==> v33: inputs <==
==> flow/design.v (excerpt) <==
module upsample_csc (
    input  logic        clk,
    input  logic        resetn,
    input  logic        start,
    output logic        done,
    input  logic [15:0] sram_read_data,
    output logic [15:0] sram_write_data,
    output logic [17:0] sram_address,
    output logic        sram_we_n
);
logic [31:0] mult_1_in1, mult_1_in2;
logic [31:0] mult_2_in1, mult_2_in2;
logic [31:0] mult_3_in1, mult_3_in2;
logic [63:0] mult_1_res, mult_2_res, mult_3_res;
assign mult_1_res = mult_1_in1 * mult_1_in2;
assign mult_2_res = mult_2_in1 * mult_2_in2;
assign mult_3_res = mult_3_in1 * mult_3_in2;
M1 M1_unit (
    .CLOCK_50_I(clk),
    .resetn(resetn),
    .M1_start(start),
    .M1_done(done),
    .M1_SRAM_read_data(sram_read_data),
    .M1_SRAM_write_data(sram_write_data),
    .M1_SRAM_address(sram_address),
    .M1_SRAM_we_n(sram_we_n),
    .M1_mult_1_in1(mult_1_in1),
    .M1_mult_1_in2(mult_1_in2),
    .M1_mult_2_in1(mult_2_in1),
    .M1_mult_2_in2(mult_2_in2),
    .M1_mult_3_in1(mult_3_in1),
    .M1_mult_3_in2(mult_3_in2),
    .M1_mult_res_1(mult_1_res),
    .M1_mult_res_2(mult_2_res),
    .M1_mult_res_3(mult_3_res)
);
endmodule
Settings: LEC_CHECK=0, ABC_AREA=1, CAP_MARGIN=5, CELL_PAD_IN_SITES_DETAIL_PLACEMENT=0, CELL_PAD_IN_SITES_GLOBAL_PLACEMENT=0, CORE_MARGIN=2, CORE_UTILIZATION=72, CTS_CLUSTER_DIAMETER=55, MIN_ROUTING_LAYER=met1, PLACE_DENSITY_LB_ADDON=0.2, SETUP_SLACK_MARGIN=0.93, SLEW_MARGIN=0; clock period 9.06 ns.
run.sh (not shown) runs the stock make flow with config.mk's settings and CLKGATE_MAP_FILE=.
==> v2: changes against v33 <==
CORE_MARGIN = 7   (was 2)
CORE_UTILIZATION = 46   (was 72)
PLACE_DENSITY = 0.64   (was unset)
PLACE_DENSITY_LB_ADDON = unset   (was 0.2)
SETUP_SLACK_MARGIN = 2.06   (was 0.93)
==> flow/constraint.sdc (replaced) <==
create_clock -name core_clock -period 13.2 [get_ports {clk}]
set_input_delay 2.6400 -clock core_clock [delete_from_list [all_inputs] [get_ports {clk}]]
set_output_delay 2.6400 -clock core_clock [all_outputs]
set_load 0.01 [all_outputs]
==> v31: changes against v33 <==
ABC_AREA = unset   (was 1)
CAP_MARGIN = 20   (was 5)
CELL_PAD_IN_SITES_DETAIL_PLACEMENT = unset   (was 0)
CELL_PAD_IN_SITES_GLOBAL_PLACEMENT = unset   (was 0)
CORE_UTILIZATION = 65   (was 72)
CTS_CLUSTER_DIAMETER = unset   (was 55)
MIN_ROUTING_LAYER = unset   (was met1)
PLACE_DENSITY_LB_ADDON = unset   (was 0.2)
SETUP_SLACK_MARGIN = unset   (was 0.93)
SLEW_MARGIN = 20   (was 0)
==> flow/constraint.sdc (replaced) <==
create_clock -name core_clock -period 8.62 [get_ports {clk}]
set_input_delay 1.7240 -clock core_clock [delete_from_list [all_inputs] [get_ports {clk}]]
set_output_delay 1.7240 -clock core_clock [all_outputs]
set_load 0.01 [all_outputs]
==> comparison <==
- In v2 the design area is lower than in v31, by 13%.
- Against v31, the area after synthesis of v2 is larger by about 0.7%.
- Die size: v33 < v31 < v2.
- In synthesized cell count, v33 and v2 do not differ.
- v33 stopped in 5_1_grt with GRT-0232. v2 ran to the end with no violations. v31 finished with negative setup slack left.
- Between v2 and v31, the lower first-iteration DRC count is in v2 (gap 31%, measured against v31).
- Setup slack: v2 is better than v31 (4.7 ns).
==> figures <==
| item | v2 | v33 | v31 |
|---|---|---|---|
| Cell kind with the greatest summed area | multi-input combinational cells | - | multi-input combinational cells |
| Routed WL | 129,800 µm | - | 159,600 µm |
| Routed length on met3 | 7349 µm | - | 13,770 µm |
| Result of the run | timing/DRC/antenna clean | aborted with a tool error | failed layout checks |
| Failing step | - | 5_1_grt | - |
| Violated checks | - | - | negative setup slack |
| Iteration count of the initial detailed-routing pass | 6 | - | 9 |
| Total tool warning count | 111 | - | 113 |
| Highest clock rate | 0.09656 GHz | - | 0.09510 GHz |
| Adder Area Share | 38.78% | 38.78% | 39.10% |
| Die Footprint | 112,900 µm² | 68,290 µm² | 74,980 µm² |
| Number of antenna repair diodes | 0 | - | 0 |
| Total via count after detailed routing | 38.55k | - | 42.86k |
| Data buffer area share | 1.602% | - | 11.19% |
| Average wire per cell in the routed design | 17.42 µm | - | 22.82 µm |

---

==> inputs of job 9420 <==
Starting RTL as in the previous note.
clock: 7.95 ns
lec_check: 0
cap_margin: 40
core_margin: 2
core_utilization: 72
cts_cluster_diameter: 360
cts_cluster_size: 97
place_density: 0.43
slew_margin: 20
tns_end_percent: 15
==> job 2239 (differences from job 9420) <==
Settings changed: ABC_AREA set to 1, CAP_MARGIN 40 to 20, CORE_UTILIZATION 72 to 64, CTS_CLUSTER_DIAMETER 360 to not set, CTS_CLUSTER_SIZE 97 to not set, PLACE_DENSITY 0.43 to 0.6, TNS_END_PERCENT 15 to not set.
==> flow/constraint.sdc (replaced) <==
create_clock -name core_clock -period 12.7 [get_ports {clk}]
set_input_delay 2.5400 -clock core_clock [delete_from_list [all_inputs] [get_ports {clk}]]
set_output_delay 2.5400 -clock core_clock [all_outputs]
set_load 0.01 [all_outputs]
==> job 1320 (differences from job 9420) <==
Settings changed: CAP_MARGIN 40 to 20, CORE_UTILIZATION 72 to 58, CTS_CLUSTER_DIAMETER 360 to not set, CTS_CLUSTER_SIZE 97 to not set, PLACE_DENSITY 0.43 to 0.6, SETUP_SLACK_MARGIN set to 1.45, TNS_END_PERCENT 15 to not set.
==> flow/constraint.sdc (replaced) <==
create_clock -name core_clock -period 11.0 [get_ports {clk}]
set_input_delay 2.2000 -clock core_clock [delete_from_list [all_inputs] [get_ports {clk}]]
set_output_delay 2.2000 -clock core_clock [all_outputs]
set_load 0.01 [all_outputs]
==> job 5195 (differences from job 9420) <==
Settings changed: CAP_MARGIN 40 to 20, CORE_UTILIZATION 72 to 14, CTS_CLUSTER_DIAMETER 360 to not set, CTS_CLUSTER_SIZE 97 to not set, PLACE_DENSITY 0.43 to 0.6, TNS_END_PERCENT 15 to not set.
==> flow/constraint.sdc (replaced) <==
create_clock -name core_clock -period 11.1 [get_ports {clk}]
set_input_delay 2.2200 -clock core_clock [delete_from_list [all_inputs] [get_ports {clk}]]
set_output_delay 2.2200 -clock core_clock [all_outputs]
set_load 0.01 [all_outputs]
==> Slide: Implementation Results <==
Run Summary

Status
  • Run status: complete, no violations

Logic synthesis
  • Yosys stat area: 47700 µm²
  • Mapped Cells: 6020
  • Synth Area per Inst: 7.92 µm²
  • Cell area leaders: ha_1 (23%), dfrtp_1 (18%), fa_1 (16%)
  • Area fraction in mux cells: 0.000525
  • Post-Synth Simple-Gate Area: 0.163
  • Post-synthesis compound-gate area fraction: 0.102
  • Commonest cells post-synth: inv_1 (1400), nand2_1 (1036), ha_1 (881)

Place
  • Dpl ws: 1.91 ns
  • Cells after DPL: 6962

CTS
  • H-tree depth: 2
  • CTS resizes: 0

Die
  • Die ar.: 76700 µm²
  • FP Rows: 100
That was job 2239.
==> Slide: Implementation Results <==
Physical Implementation Snapshot

Status
  • Run status: did not finish
  • Failed at: 5_1_grt

CTS
  • H-tree depth: 1
  • Max Root-Sink Buffers: 3

Logic synthesis
  • Mapped Cells: 5294
  • Synth Area per Inst: 8.94 µm²
  • Post-Synth Simple-Gate Area: 0.127
  • Synth Seq Share: 0.181
  • Cell area leaders: ha_1 (23%), dfrtp_1 (18%), fa_1 (16%)
  • Commonest cells post-synth: inv_1 (937), ha_1 (881), nand2_1 (394)
  • Yosys stat area: 47300 µm²

Place
  • Dpl ws: -2.45 ns

Die
  • FP Rows: 93
That was job 9420.
==> Slide: Implementation Results <==
Run Summary

Logic synthesis
  • Synth Area per Inst: 8.94 µm²
  • Yosys stat area: 47300 µm²
  • Area fraction in mux cells: 0.0124
  • Mapped Cells: 5294
  • Post-synthesis compound-gate area fraction: 0.147
  • Post-Synth Simple-Gate Area: 0.127
  • Cell area leaders: ha_1 (23%), dfrtp_1 (18%), fa_1 (16%)

Die
  • FP Rows: 213
  • Die ar.: 343000 µm²

Place
  • Dpl ws: -0.465 ns

CTS
  • CTS resizes: 14

Status
  • Run status: complete, no violations
That was job 5195.
==> Slide: Implementation Results <==
Run Summary

Place
  • Dpl ws: -0.0449 ns

Die
  • FP Rows: 104
  • Die ar.: 83900 µm²

Logic synthesis
  • Post-Synth Simple-Gate Area: 0.127
  • Cell area leaders: ha_1 (23%), dfrtp_1 (18%), fa_1 (16%)
  • Yosys stat area: 47300 µm²
  • Synth Area per Inst: 8.94 µm²
  • Post-synthesis compound-gate area fraction: 0.147
  • Area fraction in mux cells: 0.0124
  • Commonest cells post-synth: inv_1 (937), ha_1 (881), nand2_1 (394)
  • Mapped Cells: 5294

CTS
  • H-tree depth: 2

Status
  • Run status: complete, no violations
That was job 1320.

---

==> inputs of branch umber <==
Starting RTL as in the previous note.
Settings: LEC_CHECK=0, ABC_AREA=1, CAP_MARGIN=20, CELL_PAD_IN_SITES_DETAIL_PLACEMENT=2, CORE_ASPECT_RATIO=0.58, CORE_MARGIN=4, CORE_UTILIZATION=34, GPL_ROUTABILITY_DRIVEN=0, MAX_ROUTING_LAYER=met5, MIN_ROUTING_LAYER=met1, PLACE_DENSITY_LB_ADDON=0.26, SLEW_MARGIN=20, TNS_END_PERCENT=95; clock period 13.1 ns.
==> inputs of branch tundra, as changes to branch umber <==
- ABC_AREA: 1 -> unset
- CELL_PAD_IN_SITES_DETAIL_PLACEMENT: 2 -> unset
- CORE_ASPECT_RATIO: 0.58 -> unset
- CORE_MARGIN: 4 -> 2
- CORE_UTILIZATION: 34 -> 40
- GPL_ROUTABILITY_DRIVEN: 0 -> unset
- MAX_ROUTING_LAYER: met5 -> unset
- MIN_ROUTING_LAYER: met1 -> unset
- PLACE_DENSITY: unset -> 0.6
- PLACE_DENSITY_LB_ADDON: 0.26 -> unset
- TNS_END_PERCENT: 95 -> unset
==> flow/constraint.sdc (replaced) <==
create_clock -name core_clock -period 12.0 [get_ports {clk}]
set_input_delay 2.4000 -clock core_clock [delete_from_list [all_inputs] [get_ports {clk}]]
set_output_delay 2.4000 -clock core_clock [all_outputs]
set_load 0.01 [all_outputs]
==> inputs of branch garnet, as changes to branch umber <==
- ABC_AREA: 1 -> unset
- CELL_PAD_IN_SITES_DETAIL_PLACEMENT: 2 -> unset
- CORE_ASPECT_RATIO: 0.58 -> unset
- CORE_MARGIN: 4 -> 2
- CORE_UTILIZATION: 34 -> 70
- GPL_ROUTABILITY_DRIVEN: 0 -> unset
- MAX_ROUTING_LAYER: met5 -> unset
- MIN_ROUTING_LAYER: met1 -> unset
- PLACE_DENSITY: unset -> 0.64
- PLACE_DENSITY_LB_ADDON: 0.26 -> unset
- SETUP_SLACK_MARGIN: unset -> 1.54
- TNS_END_PERCENT: 95 -> unset
==> flow/constraint.sdc (replaced) <==
create_clock -name core_clock -period 11.0 [get_ports {clk}]
set_input_delay 2.2000 -clock core_clock [delete_from_list [all_inputs] [get_ports {clk}]]
set_output_delay 2.2000 -clock core_clock [all_outputs]
set_load 0.01 [all_outputs]
==> summary.txt <==
Synthesis and PnR results.

- The largest fanout of any net on the critical path is 7.
- The synthesized instance count is 5294.
- The critical path data required time reads 11.42 ns.
- The area share of buffers outside the clock network reads 3.21%.
- After synthesis, the largest area contributor takes up around a quarter of total cell area.
- The overall fraction of global-route tracks in use reads between 30% and 40%.
- For reference, compound AND-OR and OR-AND cells occupy 14.7% of the area reported after synthesis.
- The met1 layer usage reported by global route is between 40% and 50%.
- The number of stages on the worst setup path is between 50 and 60.
- The time the final worst path needs with I/O delays and setup is approximately 10 ns.
- The run finished with no timing, DRC or antenna violations.
The numbers above come from branch garnet.

==> summary.txt <==
Synthesis and PnR results.

- The number of instances in the synthesized netlist reads between 6000 and 7000.
- The timing startpoint of the critical path is M1_unit.mult_op_4[3].
- The initial antenna violation count reads 18.
- The area share of buffers outside the clock network is ~1.7%.
- The area fraction in compound gates after synthesis reads slightly above 10%.
- In the global route stage, overall resource usage came out at 29.1%.
- The largest fanout of any net on the critical path reads 6.
- The dominant kind of cell is combinational gates.
- The placed cell count is 7856.
- The run finished with no timing, DRC or antenna violations.
- The number of stages on the worst setup path reads ~56.
- The critical path data required time reads between 10 and 15 ns.
- The share of Yosys cell area claimed by the top area cell type reads between 20% and 30%.
- The area figure in the yosys stat output is between 40000 and 50000 um^2.
The numbers above come from branch umber.

==> summary.txt <==
Synthesis and PnR results.

- The cell area after synthesis reads 47300 um^2.
- The time the final worst path needs with I/O delays and setup is 11.42 ns.
- The flow ran to the end and the layout has no timing, DRC or antenna violations.
- The share of Yosys cell area claimed by the top area cell type reads a little under a quarter.
- The critical path data required time reads 12.47 ns.
- After synthesis, the mean cell area works out to 8.94 um^2.
- The global placement routability congestion is roughly 0.96.
- STA lists the maximum fanout along the critical path as 10.
- The final cell area excluding filler cells is approximately 51000 um^2.
- The timing report lists the critical path depth as ~46 cells.
- In the synthesized netlist, the number of instances is 5294.
- The met1 layer usage reported by global route reads about 28%.
- The overall fraction of global-route tracks in use reads a little over a fifth.
- The area fraction in compound gates after synthesis is approximately 15%.
- The area share of buffers outside the clock network reads 1.93%.
- The number of ordinary and repair buffers in the finished layout is around 110.
The numbers above come from branch tundra.

